// conv_kernel
module conv_kernel(
	clk,
	rst_n,
	clear,
	i_pixel,
	i_weight,
	o_pixel
);
parameter	WIDTH	=	32;
input					clk;
input					rst_n;
input					clear;
input	[WIDTH-1:0]		i_pixel;
input	[WIDTH-1:0]		i_weight;
output	[WIDTH-1:0]		o_pixel;
reg		[WIDTH-1:0]		o_pixel;
reg		[WIDTH-1:0]		mult_a;
reg		[WIDTH-1:0]		mult_b;
wire	[WIDTH-1:0]		product;
reg		[WIDTH-1:0]		add_a;
reg		[WIDTH-1:0]		add_b;
wire	[WIDTH-1:0]		sum;
always @(posedge clk, negedge rst_n)	begin
	if(!rst_n) begin
		mult_a		<=	32'b0;
		mult_b		<=	32'b0;
	end
	else begin
		mult_a		<=	i_pixel;
		mult_b		<=	i_weight;
	end
end
always @(posedge clk, negedge rst_n)	begin
	if(!rst_n) begin
		add_a		<=	32'b0;
		add_b		<=	32'b0;
	end
	else if (clear) begin
		add_a		<=	32'b0;
		add_b		<=	32'b0;
	end			
	else begin
		add_a		<=	product;
		add_b		<=	sum;
	end
end
always @(posedge clk, negedge rst_n)	begin
	if(!rst_n) begin
		o_pixel		<=	32'b0;
	end
	else if (clear) begin
		o_pixel		<=	32'b0;
	end
	else begin
		o_pixel		<=	sum;
	end
end
floating_adder U_floating_adder (
  .s_axis_a_tvalid(),             
  .s_axis_a_tdata(add_a),               
  .s_axis_a_tlast(),               
  .s_axis_b_tvalid(),             
  .s_axis_b_tdata(add_b),               
  .m_axis_result_tvalid(),   
  .m_axis_result_tdata(sum),     
  .m_axis_result_tlast()     
);
floating_mult U_floating_mult (
  .s_axis_a_tvalid(),             
  .s_axis_a_tdata(mult_a),               
  .s_axis_b_tvalid(),             
  .s_axis_b_tdata(mult_b),               
  .m_axis_result_tvalid(),   
  .m_axis_result_tdata(product)     
);
endmodule
clock: 9.21 ns
lec_check: 0
cap_margin: 10
cell_pad_in_sites_detail_placement: 0
cell_pad_in_sites_global_placement: 0
core_aspect_ratio: 1.37
core_margin: 5
core_utilization: 27
cts_cluster_diameter: 198
cts_cluster_size: 90
gpl_routability_driven: 0
gpl_timing_driven: 0
max_routing_layer: met5
place_density_lb_addon: 0.22
slew_margin: 35
tns_end_percent: 40
run.sh (not shown) runs the stock make flow with config.mk's settings and CLKGATE_MAP_FILE=.
The baseline finished but failed the layout checks on negative setup slack.
Edit:
==> flow/config.mk (replaced) <==
export PLATFORM = sky130hd
export DESIGN_NAME = conv_kernel
export DESIGN_NICKNAME = conv_kernel
export VERILOG_FILES = /design/flow/design.v
export SDC_FILE = /design/flow/constraint.sdc
export NUM_CORES = 4
export LEC_CHECK = 0
export CAP_MARGIN = 20
export CELL_PAD_IN_SITES_DETAIL_PLACEMENT = 0
export CORE_MARGIN = 3
export CORE_UTILIZATION = 69
export CTS_CLUSTER_DIAMETER = 272
export GPL_ROUTABILITY_DRIVEN = 0
export MAX_ROUTING_LAYER = met4
export SLEW_MARGIN = 40
==> flow/constraint.sdc (replaced) <==
create_clock -name core_clock -period 10.5 [get_ports {clk}]
set_input_delay 2.1000 -clock core_clock [delete_from_list [all_inputs] [get_ports {clk}]]
set_output_delay 2.1000 -clock core_clock [all_outputs]
set_load 0.01 [all_outputs]
Now the flow ran to the end with violations: max-capacitance violations, max-slew violations, negative setup slack.
Cell count drops by 12%.
Clock skew barely changes.
Cell area climbs by 2.7%.
Edit:
==> flow/config.mk (replaced) <==
export PLATFORM = sky130hd
export DESIGN_NAME = conv_kernel
export DESIGN_NICKNAME = conv_kernel
export VERILOG_FILES = /design/flow/design.v
export SDC_FILE = /design/flow/constraint.sdc
export NUM_CORES = 4
export LEC_CHECK = 0
export CAP_MARGIN = 20
export CORE_MARGIN = 2
export CORE_UTILIZATION = 40
export SLEW_MARGIN = 20
==> flow/constraint.sdc (replaced) <==
create_clock -name core_clock -period 11.8 [get_ports {clk}]
set_input_delay 2.3600 -clock core_clock [delete_from_list [all_inputs] [get_ports {clk}]]
set_output_delay 2.3600 -clock core_clock [all_outputs]
set_load 0.01 [all_outputs]
=> With this change the flow finished clean; area after synthesis does not change; global-route usage came out lower by 21 points; maximum frequency climbs by a few percent; die area is higher by well over a third; cell area drops by a few percent; clock skew is lower by 0.011 ns.


conv_kernel again, from the RTL that the note above started with.
Settings: LEC_CHECK=0, ABC_AREA=1, CAP_MARGIN=20, CELL_PAD_IN_SITES_DETAIL_PLACEMENT=2, CORE_ASPECT_RATIO=0.53, CORE_MARGIN=2, CORE_UTILIZATION=40, GPL_ROUTABILITY_DRIVEN=1, HOLD_SLACK_MARGIN=0.3, PLACE_DENSITY=0.57, SLEW_MARGIN=20, TNS_END_PERCENT=5; clock period 12.0 ns.
The starting point failed in 5_1_grt (GRT-0232).
Rerun with:
- ABC_AREA: 1 -> not set
- CELL_PAD_IN_SITES_DETAIL_PLACEMENT: 2 -> not set
- CORE_ASPECT_RATIO: 0.53 -> not set
- CORE_UTILIZATION: 40 -> 72
- GPL_ROUTABILITY_DRIVEN: 1 -> not set
- HOLD_SLACK_MARGIN: 0.3 -> not set
- PLACE_DENSITY: 0.57 -> 0.66
- TNS_END_PERCENT: 5 -> not set
- clock period: 12.0 -> 9.7 ns (I/O delays scaled with it)
Effect:
- The changed run failed in 5_1_grt with GRT-0116
- die size drops by about 44%
- area after synthesis is about the same
- synthesized cell count went down by 15%
Rerun with:
- CORE_UTILIZATION: 72 -> 64
- CTS_CLUSTER_DIAMETER: not set -> 369
- PLACE_DENSITY: 0.66 -> 0.35
- SETUP_SLACK_MARGIN: not set -> 3.97
- clock period: 9.7 -> 13.3 ns (I/O delays scaled with it)
Outcome:
- With this change the flow ran to the end with no violations
- synthesized area is unchanged
- die size rises by about 12%
- synthesized cell count does not change
Rerun with:
- CORE_UTILIZATION: 64 -> 54
- CTS_CLUSTER_DIAMETER: 369 -> not set
- PLACE_DENSITY: 0.35 -> not set
- SETUP_SLACK_MARGIN: 3.97 -> not set
- clock period: 13.3 -> 11.8 ns (I/O delays scaled with it)
What happened: Cell count goes down by 2.6%; die size goes up by about 18%; non-clock buffer count goes down by 236; clock-buffer cell count goes down by 1; hold slack is about the same.
Rerun with:
- CORE_UTILIZATION: 54 -> 69
- CTS_CLUSTER_DIAMETER: not set -> 250
- CTS_CLUSTER_SIZE: not set -> 48
- MAX_ROUTING_LAYER: not set -> met4
- clock period: 11.8 -> 10.8 ns (I/O delays scaled with it)
The new run completed, yet does not pass: negative setup slack. Non-clock buffer count came out higher by 279. Via count came out higher by about a fifth. First-iteration DRC count came out higher by well over a third. Global-route usage came out higher by 20 points. Worst hold slack degrades by 0.010 ns. Sequential share of layout area came out lower by 0.41 points.


Starting RTL as in the previous note.
## conv_kernel
module conv_kernel(
	clk,
	rst_n,
	clear,
	i_pixel,
	i_weight,
	o_pixel
);
==> flow/config.mk <==
export PLATFORM = sky130hd
export DESIGN_NAME = conv_kernel
export DESIGN_NICKNAME = conv_kernel
export VERILOG_FILES = /design/flow/design.v
export SDC_FILE = /design/flow/constraint.sdc
export NUM_CORES = 4
export LEC_CHECK = 0
export ABC_AREA = 1
export CAP_MARGIN = 20
export CELL_PAD_IN_SITES_DETAIL_PLACEMENT = 1
export CELL_PAD_IN_SITES_GLOBAL_PLACEMENT = 3
export CORE_MARGIN = 2
export CORE_UTILIZATION = 40
export CTS_CLUSTER_SIZE = 30
export GPL_ROUTABILITY_DRIVEN = 0
export MAX_ROUTING_LAYER = met4
export PLACE_DENSITY_LB_ADDON = 0.24
export SETUP_SLACK_MARGIN = 0.69
export SLEW_MARGIN = 20
export TNS_END_PERCENT = 95
==> flow/constraint.sdc <==
create_clock -name core_clock -period 12.0 [get_ports {clk}]
set_input_delay 2.4000 -clock core_clock [delete_from_list [all_inputs] [get_ports {clk}]]
set_output_delay 2.4000 -clock core_clock [all_outputs]
set_load 0.01 [all_outputs]
The baseline finished with timing, DRC and antenna clean.
Then changed:
Settings changed: ABC_AREA 1 to unset, CELL_PAD_IN_SITES_DETAIL_PLACEMENT 1 to unset, CELL_PAD_IN_SITES_GLOBAL_PLACEMENT 3 to unset, CORE_UTILIZATION 40 to 64, CTS_CLUSTER_SIZE 30 to unset, GPL_ROUTABILITY_DRIVEN 0 to unset, PLACE_DENSITY set to 0.6, PLACE_DENSITY_LB_ADDON 0.24 to unset, SETUP_SLACK_MARGIN 0.69 to -0.8, TNS_END_PERCENT 95 to unset.
Clock period 12.0 ns to 9.7 ns, I/O delays scaled along.
- The changed run stopped in 5_1_grt
- area after synthesis is about the same
- die size decreases by well over a third
- synthesized cell count decreases by about a fifth
Then changed:
Settings changed: CORE_UTILIZATION 64 to 72, CTS_CLUSTER_DIAMETER set to 250, CTS_CLUSTER_SIZE set to 48, PLACE_DENSITY 0.6 to 0.65, SETUP_SLACK_MARGIN -0.8 to -0.76.
Clock period 9.7 ns to 10.8 ns, I/O delays scaled along.
Outcome: The new run finished but fails on setup timing; synthesized area is unchanged; synthesized cell count is unchanged; die size falls by 11%.


== v6 ==
conv_kernel again, from the RTL that the note above started with.
export LEC_CHECK = 0
export ABC_AREA = 1
export CAP_MARGIN = 20
export CORE_ASPECT_RATIO = 0.5
export CORE_MARGIN = 2
export CORE_UTILIZATION = 72
export CTS_CLUSTER_DIAMETER = 357
export CTS_CLUSTER_SIZE = 100
export PLACE_DENSITY = 0.37
export SETUP_SLACK_MARGIN = -0.65
export SLEW_MARGIN = 20
export TNS_END_PERCENT = 5
create_clock -name core_clock -period 6.46 [get_ports {clk}]
Seen in the log of v6: DPL-0033 during clock tree synthesis (4_1_cts), after which the run never completed.
Edits applied to the flow inputs when going from v6 to v15:
==> flow/config.mk <==
export PLATFORM = sky130hd
export DESIGN_NAME = conv_kernel
export DESIGN_NICKNAME = conv_kernel
export VERILOG_FILES = /design/flow/design.v
export SDC_FILE = /design/flow/constraint.sdc
export NUM_CORES = 4
export LEC_CHECK = 0
export CAP_MARGIN = 20
export CORE_MARGIN = 2
export CORE_UTILIZATION = 72
export CTS_CLUSTER_SIZE = 39
export PLACE_DENSITY_LB_ADDON = 0.01
export SETUP_SLACK_MARGIN = 0.75
export SLEW_MARGIN = 20
==> flow/constraint.sdc <==
create_clock -name core_clock -period 8.09 [get_ports {clk}]
set_input_delay 1.6180 -clock core_clock [delete_from_list [all_inputs] [get_ports {clk}]]
set_output_delay 1.6180 -clock core_clock [all_outputs]
set_load 0.01 [all_outputs]
Results
- Flow for v15 halted at clock tree synthesis (4_1_cts), error code DPL-0033.
- Delta (v15 minus v6): floorplan core area did not really move, part of the Yosys area used for sequential elements did not really move, cell count after synthesis went down.
The inputs of v38 differ from those of v15 as listed below.
--- a/flow/config.mk
+++ b/flow/config.mk
@@ -7,8 +7,10 @@
 export LEC_CHECK = 0
+export ABC_AREA = 1
 export CAP_MARGIN = 20
+export CORE_ASPECT_RATIO = 0.5
 export CORE_MARGIN = 2
 export CORE_UTILIZATION = 72
-export CTS_CLUSTER_SIZE = 39
-export PLACE_DENSITY_LB_ADDON = 0.01
-export SETUP_SLACK_MARGIN = 0.75
+export CTS_CLUSTER_DIAMETER = 357
+export CTS_CLUSTER_SIZE = 100
+export PLACE_DENSITY = 0.37
 export SLEW_MARGIN = 20
==> flow/constraint.sdc <==
create_clock -name core_clock -period 6.46 [get_ports {clk}]
set_input_delay 1.2920 -clock core_clock [delete_from_list [all_inputs] [get_ports {clk}]]
set_output_delay 1.2920 -clock core_clock [all_outputs]
set_load 0.01 [all_outputs]
==> comparison <==
- FAIL for each of v15 and v38
- v15: it failed during clock tree synthesis (4_1_cts), and the tool reported DPL-0033.
- v38 got as far as clock tree synthesis (4_1_cts), where a tool error ended the run.
- Taking v15 as the reference point, the simple logic cell fraction of the synthesized area of v38 rises by 8.7 points.
- Diff v15 -> v38: post-synthesis xor/xnor area fraction -1.1 points, width of the chip increased by 41% relative to the old numbers, placed wire-length estimate higher.
